==> 03-09: inputs <==
## cordic_magphase
module cordic_magphase #(
    parameter integer INPUT_WIDTH      = 16,
    parameter integer INT_WIDTH        = 32,
    parameter integer ITERATIONS       = 32,
    parameter integer GAIN_FRAC_BITS   = 28,
    parameter integer OUTPUT_FRAC_BITS = 14
) (
    input  wire                          clk,
    input  wire                          rst_n,
    input  wire                          start,
    input  wire signed [INPUT_WIDTH-1:0] x_in,
    input  wire signed [INPUT_WIDTH-1:0] y_in,
    output reg                           busy,
    output reg                           done,
    output reg  signed [INT_WIDTH-1:0]   magnitude,
    output reg  signed [INT_WIDTH-1:0]   phase
);
==> flow/config.mk <==
export PLATFORM = sky130hd
export DESIGN_NAME = cordic_magphase
export DESIGN_NICKNAME = cordic_magphase
export VERILOG_FILES = /design/flow/design.v
export SDC_FILE = /design/flow/constraint.sdc
export NUM_CORES = 4
export LEC_CHECK = 0
export CAP_MARGIN = 20
export CORE_MARGIN = 2
export CORE_UTILIZATION = 59
export SETUP_SLACK_MARGIN = 3.75
export SLEW_MARGIN = 20
==> flow/constraint.sdc <==
create_clock -name core_clock -period 13.6 [get_ports {clk}]
set_input_delay 2.7200 -clock core_clock [delete_from_list [all_inputs] [get_ports {clk}]]
set_output_delay 2.7200 -clock core_clock [all_outputs]
set_load 0.01 [all_outputs]
run.sh (not shown) runs the stock make flow with config.mk's settings and CLKGATE_MAP_FILE=.
==> inputs of 05-13, as changes to 03-09 <==
--- a/flow/config.mk
+++ b/flow/config.mk
@@ -7,6 +7,11 @@
 export LEC_CHECK = 0
+export ABC_AREA = 0
 export CAP_MARGIN = 20
+export CELL_PAD_IN_SITES_GLOBAL_PLACEMENT = 1
 export CORE_MARGIN = 2
-export CORE_UTILIZATION = 59
-export SETUP_SLACK_MARGIN = 3.75
+export CORE_UTILIZATION = 40
+export CTS_CLUSTER_DIAMETER = 100
+export CTS_CLUSTER_SIZE = 100
+export PLACE_DENSITY_LB_ADDON = 0.29
 export SLEW_MARGIN = 20
+export TNS_END_PERCENT = 20
==> flow/constraint.sdc (replaced) <==
create_clock -name core_clock -period 20.0 [get_ports {clk}]
set_input_delay 4.0000 -clock core_clock [delete_from_list [all_inputs] [get_ports {clk}]]
set_output_delay 4.0000 -clock core_clock [all_outputs]
set_load 0.01 [all_outputs]
==> out/qor.txt <==
First-pass GRT wire length - 148 mm
Max FO, Critical Path - 62
Sequential Area - 4020 sq um
Placed inst area - 31100 sq um
Final Cycle Share - 68.4%
Worst Hold Slack - 0.494 ns
Global routing met2 resource utilization - 60.9%
Outcome - complete, no violations
Source of the figures above: 03-09

==> out/qor.txt <==
Max FO, Critical Path - 21
Final Cycle Share - 49.3%
Sequential Area - 4020 sq um
Outcome - complete, no violations
Placed inst area - 31600 sq um
Global routing met2 resource utilization - 40.9%
Worst Hold Slack - 0.492 ns
Source of the figures above: 05-13


* * *

==> run a: inputs <==
cordic_magphase again, from the RTL that the note above started with.
export LEC_CHECK = 0
export CAP_MARGIN = 20
export CORE_MARGIN = 2
export CORE_UTILIZATION = 72
export CTS_CLUSTER_DIAMETER = 199
export CTS_CLUSTER_SIZE = 28
export HOLD_SLACK_MARGIN = -0.08
export MAX_ROUTING_LAYER = met4
export PLACE_DENSITY_LB_ADDON = 0.11
export SETUP_SLACK_MARGIN = 4.0
export SLEW_MARGIN = 40
create_clock -name core_clock -period 13.7 [get_ports {clk}]
==> inputs of run b, as changes to run a <==
CTS_CLUSTER_DIAMETER = not set   (was 199)
CTS_CLUSTER_SIZE = 49   (was 28)
HOLD_SLACK_MARGIN = not set   (was -0.08)
PLACE_DENSITY_LB_ADDON = 0.01   (was 0.11)
SETUP_SLACK_MARGIN = 2.39   (was 4.0)
SLEW_MARGIN = 20   (was 40)
TNS_END_PERCENT = 5   (was not set)
==> flow/constraint.sdc (replaced) <==
create_clock -name core_clock -period 8.45 [get_ports {clk}]
set_input_delay 1.6900 -clock core_clock [delete_from_list [all_inputs] [get_ports {clk}]]
set_output_delay 1.6900 -clock core_clock [all_outputs]
set_load 0.01 [all_outputs]
==> inputs of run c, as changes to run a <==
CAP_MARGIN = 5   (was 20)
CORE_UTILIZATION = 40   (was 72)
CTS_CLUSTER_DIAMETER = not set   (was 199)
CTS_CLUSTER_SIZE = not set   (was 28)
HOLD_SLACK_MARGIN = not set   (was -0.08)
PLACE_DENSITY_LB_ADDON = not set   (was 0.11)
SETUP_SLACK_MARGIN = 3.97   (was 4.0)
SLEW_MARGIN = 20   (was 40)
TNS_END_PERCENT = 30   (was not set)
==> flow/constraint.sdc (replaced) <==
create_clock -name core_clock -period 20.0 [get_ports {clk}]
set_input_delay 4.0000 -clock core_clock [delete_from_list [all_inputs] [get_ports {clk}]]
set_output_delay 4.0000 -clock core_clock [all_outputs]
set_load 0.01 [all_outputs]
==> comparison table <==
|  | run b | run a | run c |
|---|---|---|---|
| Result of the run | complete, no violations | complete, no violations | complete, no violations |
| Slew at the pin with the worst max-slew slack | 1.063 ns | 0.9666 ns | 0.9910 ns |
| Floorplan Core Area | 0.04092 mm2 | 0.04092 mm2 | 0.07420 mm2 |
| Antenna cells | 2 | 0 | 0 |
| Crit path largest cell delay | 0.54 ns | 0.54 ns | 0.78 ns |
| End point of the worst hold path | phase[15] | phase[16] | magnitude[14] |
| R2R Path End | phase[30] | phase[28] | phase[4] |
| Source of the worst hold timing path | phase[15] | phase[16] | magnitude[14] |
| M3 GR Usage | 12.90% | 10.97% | 2.064% |
| Die X-Extent | 207.7 um | 207.7 um | 277.3 um |
| Violation count after the first detailed-route iteration | 4949 | 3430 | 2027 |
| Wire length of the first global-routing pass | 164.5 mm | 158.1 mm | 144.5 mm |
| Critical Path End | phase[30] | phase[28] | phase[4] |
| Core Util, Final | 84.51% | 77.36% | 43.41% |
| Startpoint of the most critical setup path | iter_cnt[1] | iter_cnt[1] | start |
| Maximum number of pins on one net before global-route repair | 76 | 84 | 83 |
| Logic area | 0.02545 mm2 | 0.02380 mm2 | 0.02378 mm2 |
| DRT Pass-1 Iters | 13 | 7 | 6 |
| Length of routed met3 wiring | 12.64 mm | 10.55 mm | 3.724 mm |
